==> nickel <==
==> flow/design.v (excerpt) <==
module MOTOR_TOP#(   
    parameter C_AXI_ID_WIDTH       = 4,         
    parameter C_AXI_ADDR_WIDTH     = 16,        
    parameter C_AXI_DATA_WIDTH     = 64,        
    parameter C_AXI_NBURST_SUPPORT = 1'b0,      
    parameter C_AXI_BURST_TYPE     = 2'b00,     
    parameter WATCH_DOG_WIDTH      = 12,         
    parameter C_ADDR_SUMOFFSET     =   32'h0000_1000,
    parameter C_ADDR_MOTOR2ETH     =   32'h0000_0000,       
    parameter C_ADDR_ETH2MOTOR     =   32'hE000_0000    
)(    
    input                               sys_clk,
    input                               sys_rst,
   	output                            	saxi_wready,  
   	input [C_AXI_ID_WIDTH-1:0]        	saxi_wid,     
   	input [C_AXI_ADDR_WIDTH-1:0]      	saxi_waddr,   
   	input [7:0]                       	saxi_wlen,    
   	input [2:0]                       	saxi_wsize,   
   	input [1:0]                       	saxi_wburst,  
  ...
export LEC_CHECK = 0
export CAP_MARGIN = 20
export CELL_PAD_IN_SITES_GLOBAL_PLACEMENT = 3
export CORE_MARGIN = 2
export CORE_UTILIZATION = 40
export MIN_ROUTING_LAYER = met2
export PLACE_DENSITY = 0.38
export SETUP_SLACK_MARGIN = -0.86
export SLEW_MARGIN = 20
export TNS_END_PERCENT = 55
create_clock -name core_clock -period 10.0 [get_ports {sys_clk}]
run.sh (not shown) runs the stock make flow with config.mk's settings and CLKGATE_MAP_FILE=.
==> inputs of fjord, as changes to nickel <==
==> flow/config.mk (replaced) <==
export PLATFORM = sky130hd
export DESIGN_NAME = MOTOR_TOP
export DESIGN_NICKNAME = MOTOR_TOP
export VERILOG_FILES = /design/flow/design.v
export SDC_FILE = /design/flow/constraint.sdc
export NUM_CORES = 4
export LEC_CHECK = 0
export CAP_MARGIN = 20
export CORE_MARGIN = 2
export CORE_UTILIZATION = 72
export CTS_CLUSTER_DIAMETER = 217
export CTS_CLUSTER_SIZE = 14
export PLACE_DENSITY_LB_ADDON = 0.25
export SETUP_SLACK_MARGIN = 0.69
export SLEW_MARGIN = 20
==> flow/constraint.sdc (replaced) <==
create_clock -name core_clock -period 4.82 [get_ports {sys_clk}]
set_input_delay 0.9640 -clock core_clock [delete_from_list [all_inputs] [get_ports {sys_clk}]]
set_output_delay 0.9640 -clock core_clock [all_outputs]
set_load 0.01 [all_outputs]
==> inputs of sierra, as changes to nickel <==
==> flow/config.mk (replaced) <==
export PLATFORM = sky130hd
export DESIGN_NAME = MOTOR_TOP
export DESIGN_NICKNAME = MOTOR_TOP
export VERILOG_FILES = /design/flow/design.v
export SDC_FILE = /design/flow/constraint.sdc
export NUM_CORES = 4
export LEC_CHECK = 0
export ABC_AREA = 1
export CAP_MARGIN = 20
export CELL_PAD_IN_SITES_DETAIL_PLACEMENT = 0
export CELL_PAD_IN_SITES_GLOBAL_PLACEMENT = 0
export CORE_MARGIN = 2
export CORE_UTILIZATION = 40
export MAX_ROUTING_LAYER = met5
export MIN_ROUTING_LAYER = met1
export PLACE_DENSITY = 0.38
export SETUP_SLACK_MARGIN = 0.59
export SLEW_MARGIN = 15
export TNS_END_PERCENT = 55
==> flow/constraint.sdc (replaced) <==
create_clock -name core_clock -period 5.94 [get_ports {sys_clk}]
set_input_delay 1.1880 -clock core_clock [delete_from_list [all_inputs] [get_ports {sys_clk}]]
set_output_delay 1.1880 -clock core_clock [all_outputs]
set_load 0.01 [all_outputs]
==> qor summary <==
| item | nickel | sierra | fjord |
|---|---|---|---|
| Result of the run | timing/DRC/antenna clean | timing/DRC/antenna clean | timing/DRC/antenna clean |
| Number of well taps | 600 | 622 | 330 |
| Layout Utilization | 46.47% | 45.65% | 83.35% |
| Transition time at the pin with the least slew margin | 988.9 ps | 1060 ps | 986.6 ps |
| Number of signal-net inverters in the final layout | 88 | 316 | 88 |
| Top power group | the clock network | the clock network | registers |
| Number of cell instances after yosys synthesis | 2147 | 2701 | 2147 |
| Unique cell type count in the Yosys netlist | 78 | 55 | 78 |
| Dpl ws | 1956 ps | 798.0 ps | 144.4 ps |
| Number of instances in the placed design | 2796 | 3373 | 2542 |
| Unrepaired setup endpoints after global routing | no | yes | yes |
| Most common cell in the synthesized netlist | sky130_fd_sc_hd__dfxtp_1 | sky130_fd_sc_hd__nand2_1 | sky130_fd_sc_hd__dfxtp_1 |
| Adder Share, Synth | 10.60% | 9.910% | 10.60% |
| Vias per cell | 7.043 | 4.897 | 5.916 |
| Die Y-Extent | 218.1 um | 225.5 um | 163.6 um |

==> build 1: inputs <==
Starting RTL as in the previous note.
Settings: LEC_CHECK=0, CAP_MARGIN=20, CELL_PAD_IN_SITES_DETAIL_PLACEMENT=1, CELL_PAD_IN_SITES_GLOBAL_PLACEMENT=0, CORE_MARGIN=9, CORE_UTILIZATION=72, GPL_ROUTABILITY_DRIVEN=1, GPL_TIMING_DRIVEN=0, HOLD_SLACK_MARGIN=0.18, MIN_ROUTING_LAYER=met1, PLACE_DENSITY_LB_ADDON=0.25, SETUP_SLACK_MARGIN=0.63, SLEW_MARGIN=20, TNS_END_PERCENT=75; clock period 8.12 ns.
==> inputs of build 91, as changes to build 1 <==
CELL_PAD_IN_SITES_GLOBAL_PLACEMENT = not set   (was 0)
CORE_ASPECT_RATIO = 1.7   (was not set)
CORE_MARGIN = 2   (was 9)
CORE_UTILIZATION = 36   (was 72)
GPL_ROUTABILITY_DRIVEN = not set   (was 1)
GPL_TIMING_DRIVEN = not set   (was 0)
HOLD_SLACK_MARGIN = not set   (was 0.18)
MIN_ROUTING_LAYER = met2   (was met1)
PLACE_DENSITY_LB_ADDON = 0.12   (was 0.25)
SETUP_SLACK_MARGIN = 1.18   (was 0.63)
TNS_END_PERCENT = not set   (was 75)
==> flow/constraint.sdc (replaced) <==
create_clock -name core_clock -period 12.5 [get_ports {sys_clk}]
set_input_delay 2.5000 -clock core_clock [delete_from_list [all_inputs] [get_ports {sys_clk}]]
set_output_delay 2.5000 -clock core_clock [all_outputs]
set_load 0.01 [all_outputs]
==> inputs of trial 13, as changes to build 1 <==
CELL_PAD_IN_SITES_DETAIL_PLACEMENT = not set   (was 1)
CELL_PAD_IN_SITES_GLOBAL_PLACEMENT = not set   (was 0)
CORE_MARGIN = 2   (was 9)
CORE_UTILIZATION = 54   (was 72)
GPL_ROUTABILITY_DRIVEN = not set   (was 1)
GPL_TIMING_DRIVEN = not set   (was 0)
HOLD_SLACK_MARGIN = not set   (was 0.18)
MIN_ROUTING_LAYER = not set   (was met1)
PLACE_DENSITY_LB_ADDON = not set   (was 0.25)
SETUP_SLACK_MARGIN = not set   (was 0.63)
TNS_END_PERCENT = not set   (was 75)
==> flow/constraint.sdc (replaced) <==
create_clock -name core_clock -period 9.95 [get_ports {sys_clk}]
set_input_delay 1.9900 -clock core_clock [delete_from_list [all_inputs] [get_ports {sys_clk}]]
set_output_delay 1.9900 -clock core_clock [all_outputs]
set_load 0.01 [all_outputs]
==> inputs of build 3, as changes to build 1 <==
CELL_PAD_IN_SITES_DETAIL_PLACEMENT = not set   (was 1)
CELL_PAD_IN_SITES_GLOBAL_PLACEMENT = not set   (was 0)
CORE_MARGIN = 2   (was 9)
CORE_UTILIZATION = 40   (was 72)
GPL_ROUTABILITY_DRIVEN = not set   (was 1)
GPL_TIMING_DRIVEN = not set   (was 0)
HOLD_SLACK_MARGIN = not set   (was 0.18)
MIN_ROUTING_LAYER = not set   (was met1)
PLACE_DENSITY_LB_ADDON = not set   (was 0.25)
SETUP_SLACK_MARGIN = -0.02   (was 0.63)
TNS_END_PERCENT = not set   (was 75)
==> flow/constraint.sdc (replaced) <==
create_clock -name core_clock -period 8.67 [get_ports {sys_clk}]
set_input_delay 1.7340 -clock core_clock [delete_from_list [all_inputs] [get_ports {sys_clk}]]
set_output_delay 1.7340 -clock core_clock [all_outputs]
set_load 0.01 [all_outputs]
==> flow_summary.json <==
{
  "slew_violations": 0,
  "die_w_um": 177,
  "power.group.top": "registers",
  "fp.coreArea_um2": 50200,
  "min_path_cells": 1,
  "cp-endpoint": "sclk",
  "fp_util": 0.365,
  "grt_setup_unrepaired": "no",
  "gp_congestion": 0.957,
  "status": "complete, no violations",
  "regArea_um2": 6950,
  "drtIter0Drc": 3273,
  "antenna_cells": 1,
  "die-area_um2": 52800,
  "port_buffers": 156,
  "die-height_um": 298,
  "bufAreaShareNonClock": 0.0849,
  "vias": 20600
}
the above is filed under build 91

==> flow_summary.json <==
{
  "die_w_um": 178,
  "port_buffers": 154,
  "row_count": 57,
  "lastStage": "detailed placement",
  "synthFlopType": "dfxtp_1",
  "tool.error": "[ERROR DPL-0033] detailed placement checks failed during check placement.",
  "die-area_um2": 31500,
  "fp.coreArea_um2": 24700,
  "fp_util": 0.743,
  "status": "stopped before the end",
  "synth-simple-area-share": 0.205,
  "gp_congestion": 0.994,
  "ys_cells": 2147,
  "die-height_um": 178,
  "synth_top_cell_by_count": "dfxtp_1",
  "synth.area.top_cells": "dfxtp_1 38%, buf_4 8.1%, nand2_1 6.5%"
}
the above is filed under build 1

==> flow_summary.json <==
{
  "vias": 14700,
  "bufAreaShareNonClock": 0.0808,
  "die_w_um": 218,
  "fp_util": 0.405,
  "gp_congestion": 0.923,
  "status": "complete, no violations",
  "fp.coreArea_um2": 45300,
  "die-area_um2": 47600,
  "cp-endpoint": "sclk"
}
the above is filed under build 3

==> flow_summary.json <==
{
  "gp_congestion": 0.927,
  "die-height_um": 188,
  "drtIter0Drc": 1013,
  "bufAreaShareNonClock": 0.0814,
  "die-area_um2": 35500,
  "antenna_cells": 3,
  "status": "complete, no violations",
  "cp-endpoint": "sclk",
  "grt_setup_unrepaired": "no",
  "power.group.top": "clock"
}
the above is filed under trial 13


==> v15 <==
Starting RTL as in the previous note.
export LEC_CHECK = 0
export ABC_AREA = 1
export CAP_MARGIN = 20
export CORE_MARGIN = 2
export CORE_UTILIZATION = 66
export CTS_CLUSTER_SIZE = 99
export PLACE_DENSITY = 0.35
export SETUP_SLACK_MARGIN = 1.9
export SLEW_MARGIN = 20
export TNS_END_PERCENT = 10
create_clock -name core_clock -period 7.72 [get_ports {sys_clk}]
==> v29: changes against v15 <==
==> flow/config.mk (replaced) <==
export PLATFORM = sky130hd
export DESIGN_NAME = MOTOR_TOP
export DESIGN_NICKNAME = MOTOR_TOP
export VERILOG_FILES = /design/flow/design.v
export SDC_FILE = /design/flow/constraint.sdc
export NUM_CORES = 4
export LEC_CHECK = 0
export CAP_MARGIN = 20
export CORE_ASPECT_RATIO = 1.45
export CORE_MARGIN = 2
export CORE_UTILIZATION = 33
export CTS_CLUSTER_SIZE = 16
export GPL_ROUTABILITY_DRIVEN = 1
export MIN_ROUTING_LAYER = met1
export PLACE_DENSITY_LB_ADDON = 0.27
export SETUP_SLACK_MARGIN = 0.65
export SLEW_MARGIN = 20
==> flow/constraint.sdc (replaced) <==
create_clock -name core_clock -period 7.2 [get_ports {sys_clk}]
set_input_delay 1.4400 -clock core_clock [delete_from_list [all_inputs] [get_ports {sys_clk}]]
set_output_delay 1.4400 -clock core_clock [all_outputs]
set_load 0.01 [all_outputs]
==> v6: changes against v15 <==
--- a/flow/config.mk
+++ b/flow/config.mk
@@ -9,8 +9,8 @@
 export CAP_MARGIN = 20
+export CELL_PAD_IN_SITES_DETAIL_PLACEMENT = 2
 export CORE_MARGIN = 2
-export CORE_UTILIZATION = 66
-export CTS_CLUSTER_SIZE = 99
-export PLACE_DENSITY = 0.35
-export SETUP_SLACK_MARGIN = 1.9
+export CORE_UTILIZATION = 40
+export GPL_ROUTABILITY_DRIVEN = 0
+export MIN_ROUTING_LAYER = met1
+export SETUP_SLACK_MARGIN = -0.96
 export SLEW_MARGIN = 20
-export TNS_END_PERCENT = 10
==> flow/constraint.sdc (replaced) <==
create_clock -name core_clock -period 9.95 [get_ports {sys_clk}]
set_input_delay 1.9900 -clock core_clock [delete_from_list [all_inputs] [get_ports {sys_clk}]]
set_output_delay 1.9900 -clock core_clock [all_outputs]
set_load 0.01 [all_outputs]
==> results <==
| metric | v15 | v6 | v29 |
|---|---|---|---|
| Non-Clock Buffer Area Fraction | 0.0762 | 0.0736 | 0.0820 |
| Endpoint of the worst hold-timing path | inst_DEJITTER.signal_hold[14]$_SDFF_PP1_ | inst_DEJITTER.signal_hold[5]$_SDFF_PP1_ | inst_DEJITTER.signal_hold[12]$_SDFF_PP1_ |
| Final #Nets | 3161 | 3163 | 2605 |
| Inverters | 316 | 316 | 88 |
| Dpl hpwl | 39300 um | 66500 um | 38800 um |
| DIE AREA | 31100 um^2 | 50800 um^2 | 57500 um^2 |
| Result of the run | timing/DRC/antenna clean | timing/DRC/antenna clean | timing/DRC/antenna clean |
| Final Total Pwr | 4290 uW | 3530 uW | 4010 uW |
| Aoi share | 0.126 | 0.126 | 0.127 |
| Routed met1 length | 22000 um | 36000 um | 20700 um |
| Fraction of met2 tracks used by global routing | 0.548 | 0.713 | 0.309 |
| Mean instance size in the synthesized netlist | 7.26 um^2 | 7.26 um^2 | 8.54 um^2 |
| Summed standard-cell area reported by yosys | 19600 um^2 | 19600 um^2 | 18300 um^2 |

==> branch delta <==
Starting RTL as in the previous note.
clock: 4.91 ns
lec_check: 0
abc_area: 1
cap_margin: 20
core_aspect_ratio: 0.93
core_margin: 2
core_utilization: 72
cts_cluster_size: 16
gpl_routability_driven: 1
hold_slack_margin: -0.09
min_routing_layer: met1
place_density: 0.78
setup_slack_margin: 0.65
slew_margin: 10
==> branch pepper: changes against branch delta <==
- ABC_AREA: 1 -> unset
- CORE_ASPECT_RATIO: 0.93 -> unset
- CORE_UTILIZATION: 72 -> 59
- CTS_CLUSTER_SIZE: 16 -> unset
- GPL_ROUTABILITY_DRIVEN: 1 -> unset
- HOLD_SLACK_MARGIN: -0.09 -> unset
- MIN_ROUTING_LAYER: met1 -> unset
- PLACE_DENSITY: 0.78 -> unset
- SETUP_SLACK_MARGIN: 0.65 -> unset
- SLEW_MARGIN: 10 -> 20
==> flow/constraint.sdc (replaced) <==
create_clock -name core_clock -period 11.0 [get_ports {sys_clk}]
set_input_delay 2.2000 -clock core_clock [delete_from_list [all_inputs] [get_ports {sys_clk}]]
set_output_delay 2.2000 -clock core_clock [all_outputs]
set_load 0.01 [all_outputs]
==> branch harbor: changes against branch delta <==
- ABC_AREA: 1 -> unset
- CORE_ASPECT_RATIO: 0.93 -> unset
- CORE_UTILIZATION: 72 -> 65
- CTS_CLUSTER_DIAMETER: unset -> 217
- CTS_CLUSTER_SIZE: 16 -> unset
- GPL_ROUTABILITY_DRIVEN: 1 -> unset
- HOLD_SLACK_MARGIN: -0.09 -> unset
- MIN_ROUTING_LAYER: met1 -> unset
- PLACE_DENSITY: 0.78 -> unset
- SETUP_SLACK_MARGIN: 0.65 -> unset
- SLEW_MARGIN: 10 -> 20
==> flow/constraint.sdc (replaced) <==
create_clock -name core_clock -period 6.33 [get_ports {sys_clk}]
set_input_delay 1.2660 -clock core_clock [delete_from_list [all_inputs] [get_ports {sys_clk}]]
set_output_delay 1.2660 -clock core_clock [all_outputs]
set_load 0.01 [all_outputs]
==> branch indigo: changes against branch delta <==
- CORE_ASPECT_RATIO: 0.93 -> 1.74
- CORE_MARGIN: 2 -> 4
- CORE_UTILIZATION: 72 -> 56
- HOLD_SLACK_MARGIN: -0.09 -> -0.06
- MAX_ROUTING_LAYER: unset -> met4
- PLACE_DENSITY: 0.78 -> unset
- PLACE_DENSITY_LB_ADDON: unset -> 0.27
- SLEW_MARGIN: 10 -> 0
==> flow/constraint.sdc (replaced) <==
create_clock -name core_clock -period 7.2 [get_ports {sys_clk}]
set_input_delay 1.4400 -clock core_clock [delete_from_list [all_inputs] [get_ports {sys_clk}]]
set_output_delay 1.4400 -clock core_clock [all_outputs]
set_load 0.01 [all_outputs]
==> summary of the runs <==
Branch indigo ran to the end with no violations. Branch pepper passed the timing, DRC and antenna checks. Branch harbor ran to the end with no violations. Branch delta passed the timing, DRC and antenna checks.
Between branch delta and branch indigo, the lower routed wire length is in branch indigo (gap 0.39%, measured against branch indigo).
First-iteration DRC count: branch delta > branch harbor > branch pepper > branch indigo.
The highest final area belongs to branch delta, the lowest to branch pepper.
Sequential cell count is the same in branch delta and branch pepper.
Worst hold slack, highest first: branch pepper, branch harbor, branch delta, branch indigo.
Worst setup slack, lowest first: branch harbor, branch delta, branch indigo, branch pepper.
==> figures <==
Final area over synthesized area: branch delta 1.1156x; branch pepper 1.1181x; branch harbor 1.1223x; branch indigo 1.1081x
Result of the run: branch delta timing/DRC/antenna clean; branch pepper timing/DRC/antenna clean; branch harbor timing/DRC/antenna clean; branch indigo timing/DRC/antenna clean
Summed standard-cell area reported by yosys: branch delta 0.01962 mm2; branch pepper 0.01834 mm2; branch harbor 0.01834 mm2; branch indigo 0.01962 mm2
Non-filler instance count after layout: branch delta 3181; branch pepper 2650; branch harbor 2632; branch indigo 3271
Data required time at the worst endpoint: branch delta 3.93 ns; branch pepper 8.80 ns; branch harbor 5.06 ns; branch indigo 5.76 ns
Max transition margin: branch delta 0.3069; branch pepper 0.2931; branch harbor 0.3239; branch indigo 0.3055
Cell area after technology mapping: branch delta 0.01962 mm2; branch pepper 0.01834 mm2; branch harbor 0.01834 mm2; branch indigo 0.01962 mm2
Logic cell area: branch delta 0.01041 mm2; branch pepper 0.009862 mm2; branch harbor 0.009854 mm2; branch indigo 0.01025 mm2
Portion of the post-synthesis area used by sequential elements: branch delta 0.3541; branch pepper 0.3787; branch harbor 0.3787; branch indigo 0.3541
Buffers & Inverters on Critical Path: branch delta 2; branch pepper 1; branch harbor 1; branch indigo 2
Top area contributor share: branch delta 0.3541; branch pepper 0.3787; branch harbor 0.3787; branch indigo 0.3541
Placed instance count: branch delta 3115; branch pepper 2586; branch harbor 2567; branch indigo 3212
Depth of the worst register-to-register path: branch delta 9; branch pepper 6; branch harbor 15; branch indigo 10
Power is estimated from default activity; no workload was simulated.
